run A:
==> flow/design.v <==
module AudDSP (
    input i_rst_n,
    input i_clk,
    input i_start,  
    input i_pause,  
    input [2:0] i_speed,
    input i_is_slow,
    input i_slow_mode,
    input i_daclrck,                
    input signed [15:0] i_sram_data,
    input [19:0] i_sram_stop_addr,  
    output signed [15:0] o_dac_data,
    output o_en,                    
    output o_is_pause,
    output [19:0] o_sram_addr
);
    localparam S_IDLE = 0;
    localparam S_PAUSE = 1;
    localparam S_PLAY = 2;
    localparam S_EMPTY = 3;
    reg [2:0] state_r, state_w;
    reg is_pause_r, is_pause_w;
    reg is_slow_r, is_slow_w;
    reg slow_mode_r, slow_mode_w;
    reg [2:0] speed_r, speed_w;
    reg [3:0] slow_counter_r, slow_counter_w;
    reg [1:0] get_data_counter_r, get_data_counter_w;
    reg [19:0] addr_r, addr_w;
    reg signed [15:0] sram_data_r, sram_data_w, sram_data_next_r, sram_data_next_w;
    reg [15:0] o_data_r, o_data_w;
    assign o_en = !i_daclrck;
    assign o_dac_data = o_data_r;
    assign o_sram_addr = addr_r;
    assign o_is_pause = is_pause_r;
    always @(*) begin
        state_w = state_r;
        case(state_r)
            S_IDLE: begin
                if(i_start)         state_w = S_PAUSE;
                else                state_w = S_IDLE;
            end
            S_PAUSE: begin
                if(!is_pause_r)     state_w = S_PLAY;
                else                state_w = S_PAUSE;
            end
            S_PLAY: begin
                if(is_pause_r)      state_w = S_PAUSE;
                else begin
                    if(!i_daclrck)  state_w = S_EMPTY;
                    else            state_w = S_PLAY;
                end
            end
            S_EMPTY: begin
                if(is_pause_r)      state_w = S_PAUSE;
                else begin
                    if(!i_daclrck)  state_w = S_EMPTY;
                    else            state_w = S_PLAY;
                end
            end
        endcase
    end
    always @(*) begin
        slow_counter_w = slow_counter_r;
        case(state_r)
            S_IDLE:     slow_counter_w = 0;
            S_PAUSE:    slow_counter_w = 0;
            S_PLAY: begin
                if(is_slow_r && !is_pause_r && i_daclrck) begin
                    if(slow_counter_r == speed_r)   slow_counter_w = 0;
                    else                            slow_counter_w = slow_counter_r + 1;
                end
            end
        endcase
    end
    always @(*) begin
        get_data_counter_w = get_data_counter_r;
        case(state_r)
            S_IDLE:     get_data_counter_w = 0;
            S_PAUSE:    get_data_counter_w = 0;
            S_PLAY: begin
                if(get_data_counter_r < 3)  get_data_counter_w = get_data_counter_r + 1;
            end
            S_EMPTY:    get_data_counter_w = 0;
        endcase
    end
    always @(*) begin
        is_pause_w = is_pause_r;
        case(state_r)
            S_IDLE:                 is_pause_w = 1;
            S_PAUSE: if(i_pause)    is_pause_w = 0;
            S_PLAY:  if(i_pause)    is_pause_w = 1;
            S_EMPTY: if(i_pause)    is_pause_w = 1;
        endcase
    end
    always @(*) begin
        is_slow_w = is_slow_r;
        slow_mode_w = slow_mode_r;
        speed_w = speed_r;
        case(state_r)
            S_IDLE: begin
                is_slow_w = 0;
                slow_mode_w = 0;
                speed_w = 0;
            end
            S_PAUSE: begin
                is_slow_w = i_is_slow;
                slow_mode_w = i_slow_mode;
                speed_w = i_speed;
            end
            S_PLAY: begin
                is_slow_w = is_slow_r;
                slow_mode_w = slow_mode_r;
                speed_w = speed_r;
            end
            S_EMPTY: begin
                is_slow_w = i_is_slow;
                slow_mode_w = i_slow_mode;
                speed_w = i_speed;
            end
        endcase
    end
    reg [20:0] temp_addr;      
    always @(*) begin
        addr_w = addr_r;
        temp_addr = addr_r;
        case(state_r)
            S_IDLE:     temp_addr = 0;
            S_PLAY: begin
                if(get_data_counter_r == 0) begin
                    if(is_slow_r) begin
                        if(slow_counter_r == 0)     temp_addr = addr_r + 1;
                    end
                    else                            temp_addr = addr_r + speed_r + 1;
                end
            end
        endcase
        if(temp_addr > i_sram_stop_addr)    addr_w = 0;
        else                                addr_w = temp_addr;
    end
    always @(*) begin
        sram_data_w = sram_data_r;
        sram_data_next_w = sram_data_next_r;
        case(state_r)
            S_IDLE: begin
                sram_data_w = 0;
                sram_data_next_w = 0;
            end
            S_PAUSE: begin
                sram_data_next_w = i_sram_data;
            end
            S_PLAY: begin
                if(get_data_counter_r == 2) begin
                    if(is_slow_r)begin           
                        if(slow_counter_r == 0) begin
                            sram_data_w = sram_data_next_r;
                            sram_data_next_w = i_sram_data;
                        end
                    end
                    else begin                   
                        sram_data_w = sram_data_next_r;
                        sram_data_next_w = i_sram_data;
                    end
                end
            end
        endcase
    end
    reg signed [16:0] diff;
    reg signed [20:0] diff_counter_prod;
    reg signed [20:0] diff_counter_prod_div_speed;
    always @(*) begin
        o_data_w = o_data_r;
        diff = 0;
        diff_counter_prod = 0;
        diff_counter_prod_div_speed = 0;
        case(state_r)
            S_IDLE: o_data_w = 0;
            S_PLAY: begin
                if(get_data_counter_r == 3) begin
                    if(is_slow_r) begin
                        if(slow_mode_r) begin
                            diff = $signed(sram_data_next_r) - $signed(sram_data_r);
                            diff_counter_prod = $signed(diff) * $signed({1'b0, slow_counter_r});
                            diff_counter_prod_div_speed = $signed($signed(diff_counter_prod) / $signed({1'b0, speed_r + 1}));
                            o_data_w = $signed($signed(sram_data_r) + $signed(diff_counter_prod_div_speed));
                        end
                        else o_data_w = sram_data_r;
                    end
                    else o_data_w = sram_data_r;
                end
            end
        endcase
    end
    always_ff @(posedge i_clk or negedge i_rst_n) begin
        if(!i_rst_n) begin
            state_r <= S_IDLE;
            is_pause_r <= 1;
            addr_r <= 0;
            speed_r <= 0;
            o_data_r <= 0;
            is_slow_r <= 0;
            slow_mode_r <= 0;
            sram_data_r <= 0;
            slow_counter_r <= 0;
            sram_data_next_r <= 0;
            get_data_counter_r <= 0;
        end
        else begin
            state_r <= state_w;
            is_pause_r <= is_pause_w;
            addr_r <= addr_w;
            speed_r <= i_speed;
            o_data_r <= o_data_w;
            is_slow_r <= i_is_slow;
            slow_mode_r <= i_slow_mode;
            sram_data_r <= sram_data_w;
            slow_counter_r <= slow_counter_w;
            sram_data_next_r <= sram_data_next_w;
            get_data_counter_r <= get_data_counter_w;
        end
    end
endmodule
export LEC_CHECK = 0
export CAP_MARGIN = 15
export CELL_PAD_IN_SITES_DETAIL_PLACEMENT = 2
export CELL_PAD_IN_SITES_GLOBAL_PLACEMENT = 1
export CORE_MARGIN = 2
export CORE_UTILIZATION = 38
export CTS_CLUSTER_DIAMETER = 62
export CTS_CLUSTER_SIZE = 79
export GPL_ROUTABILITY_DRIVEN = 0
export GPL_TIMING_DRIVEN = 0
export MAX_ROUTING_LAYER = met5
export PLACE_DENSITY_LB_ADDON = 0.13
export SETUP_SLACK_MARGIN = 0.15
export SLEW_MARGIN = 20
create_clock -name core_clock -period 150.0 [get_ports {i_clk}]
run.sh (not shown) runs the stock make flow with config.mk's settings and CLKGATE_MAP_FILE=.
For run B, these inputs were changed with respect to run A:
==> flow/config.mk <==
export PLATFORM = sky130hd
export DESIGN_NAME = AudDSP
export DESIGN_NICKNAME = AudDSP
export VERILOG_FILES = /design/flow/design.v
export SDC_FILE = /design/flow/constraint.sdc
export NUM_CORES = 4
export LEC_CHECK = 0
export CAP_MARGIN = 20
export CORE_MARGIN = 2
export CORE_UTILIZATION = 40
export SLEW_MARGIN = 20
==> flow/constraint.sdc <==
create_clock -name core_clock -period 87.7 [get_ports {i_clk}]
set_input_delay 17.5400 -clock core_clock [delete_from_list [all_inputs] [get_ports {i_clk}]]
set_output_delay 17.5400 -clock core_clock [all_outputs]
set_load 0.01 [all_outputs]
==> results <==
Run B vs run A: critical path data required time down in run B
Comparing the two runs side by side, run B comes out behind run A on final hold slack.
In run B relative to run A, final design area excluding fillers had gone down slightly.
Looking only at synthesis-to-finish area growth, and setting everything else aside, the higher value of run A and run B goes to run A.
The inputs of run C differ from those of run B as listed below.
diff --git a/flow/config.mk b/flow/config.mk
--- a/flow/config.mk
+++ b/flow/config.mk
@@ -6,6 +6,9 @@
 export NUM_CORES = 4
 export LEC_CHECK = 0
+export ABC_AREA = 1
 export CAP_MARGIN = 20
 export CORE_MARGIN = 2
-export CORE_UTILIZATION = 40
+export CORE_UTILIZATION = 52
+export CTS_CLUSTER_SIZE = 97
 export SLEW_MARGIN = 20
+export TNS_END_PERCENT = 20
==> flow/constraint.sdc <==
create_clock -name core_clock -period 53.8 [get_ports {i_clk}]
set_input_delay 10.7600 -clock core_clock [delete_from_list [all_inputs] [get_ports {i_clk}]]
set_output_delay 10.7600 -clock core_clock [all_outputs]
set_load 0.01 [all_outputs]
## What came out
- Run C: PASS, flow complete, no timing, DRC or antenna violations
- Run C vs. run B: critical path depth went up by 41.
- In run C the number of antenna violations at the first check in global routing turned out 1 lower than in run B.
- Met2 layer usage reported by global route, run C and run B: lower on run B
- Higher area growth from synthesis to layout goes to run C over run B.
- Per the comparison of run C with run B, non-clock buffer count saw an increase, total antenna diodes in the routed design saw little to no change, routed wire length saw an increase.
### run C -> run D
diff --git a/flow/config.mk b/flow/config.mk
--- a/flow/config.mk
+++ b/flow/config.mk
@@ -10,5 +10,3 @@
 export CORE_MARGIN = 2
 export CORE_UTILIZATION = 52
-export CTS_CLUSTER_SIZE = 97
 export SLEW_MARGIN = 20
-export TNS_END_PERCENT = 20
==> flow/constraint.sdc <==
create_clock -name core_clock -period 67.0 [get_ports {i_clk}]
set_input_delay 13.4000 -clock core_clock [delete_from_list [all_inputs] [get_ports {i_clk}]]
set_output_delay 13.4000 -clock core_clock [all_outputs]
set_load 0.01 [all_outputs]
Findings:
- Run C has a higher final area than run D.
- Between run D and run C, the first-iteration DRC count is higher for run C.
- Taking run C as the reference, in run D buffering overhead shows a reduction of 3.5 points, measured slew at the worst slew-check pin shows a reduction of 0.013 ns.
- Final non-filler cell total: run D vs run C down about 2.5%
- Wire length of the first global-routing pass, run D and run C: higher on run C
- Run D vs. run C: total of fill cells in the finished design went up; proportion of register bits with asynchronous set or reset after synthesis ~0 delta.
#### Input delta (run E over run D)
diff --git a/flow/config.mk b/flow/config.mk
--- a/flow/config.mk
+++ b/flow/config.mk
@@ -6,7 +6,6 @@
 export NUM_CORES = 4
 export LEC_CHECK = 0
-export ABC_AREA = 1
 export CAP_MARGIN = 20
 export CORE_MARGIN = 2
-export CORE_UTILIZATION = 52
+export CORE_UTILIZATION = 45
 export SLEW_MARGIN = 20
==> flow/constraint.sdc <==
create_clock -name core_clock -period 48.7 [get_ports {i_clk}]
set_input_delay 9.7400 -clock core_clock [delete_from_list [all_inputs] [get_ports {i_clk}]]
set_output_delay 9.7400 -clock core_clock [all_outputs]
set_load 0.01 [all_outputs]
Notes after the runs:
Run E gives less simple logic cell fraction of the synthesized area than run D did. Run E against run D: cell count fell 0.31%; global-route wire length before repair rose about 13%; utilization rose 22 points; share of async-settable or async-resettable flops after synthesis about even. Run D -> run E: chip footprint decreased by a few percent. Run D was smaller in final cell area than run E. Run E: complete, dirty (setup timing). Compared to run D, the routing of run E uses more wire. Run E ended with more mux contribution to synthesized area than run D. The highest metal layer with signal wires comes out met5 in one run and met4 in the other, namely in run D and run E respectively.
Modified inputs, run F compared to run E
diff --git a/flow/config.mk b/flow/config.mk
--- a/flow/config.mk
+++ b/flow/config.mk
@@ -6,6 +6,16 @@
 export NUM_CORES = 4
 export LEC_CHECK = 0
-export CAP_MARGIN = 20
+export ABC_AREA = 1
+export CAP_MARGIN = 0
+export CORE_ASPECT_RATIO = 0.86
 export CORE_MARGIN = 2
-export CORE_UTILIZATION = 45
+export CORE_UTILIZATION = 72
+export CTS_CLUSTER_DIAMETER = 351
+export CTS_CLUSTER_SIZE = 40
+export GPL_TIMING_DRIVEN = 1
+export HOLD_SLACK_MARGIN = -0.09
+export MAX_ROUTING_LAYER = met4
+export PLACE_DENSITY_LB_ADDON = 0.01
+export SETUP_SLACK_MARGIN = 4.66
 export SLEW_MARGIN = 20
+export TNS_END_PERCENT = 35
Of the runs run E and run F, none of them finished clean.
Status: run F FAILED at global routing (tool error)
Post-synthesis instance area, run F vs run E: up by more than 10%
Against run E, run F reports a die area that is lower.
Of run F and run E, it is run F that has the higher count of instances resized after the clock tree is built.
In the tables for run E and run F, area fraction in and, or, nand and nor cells reads lower with run E.
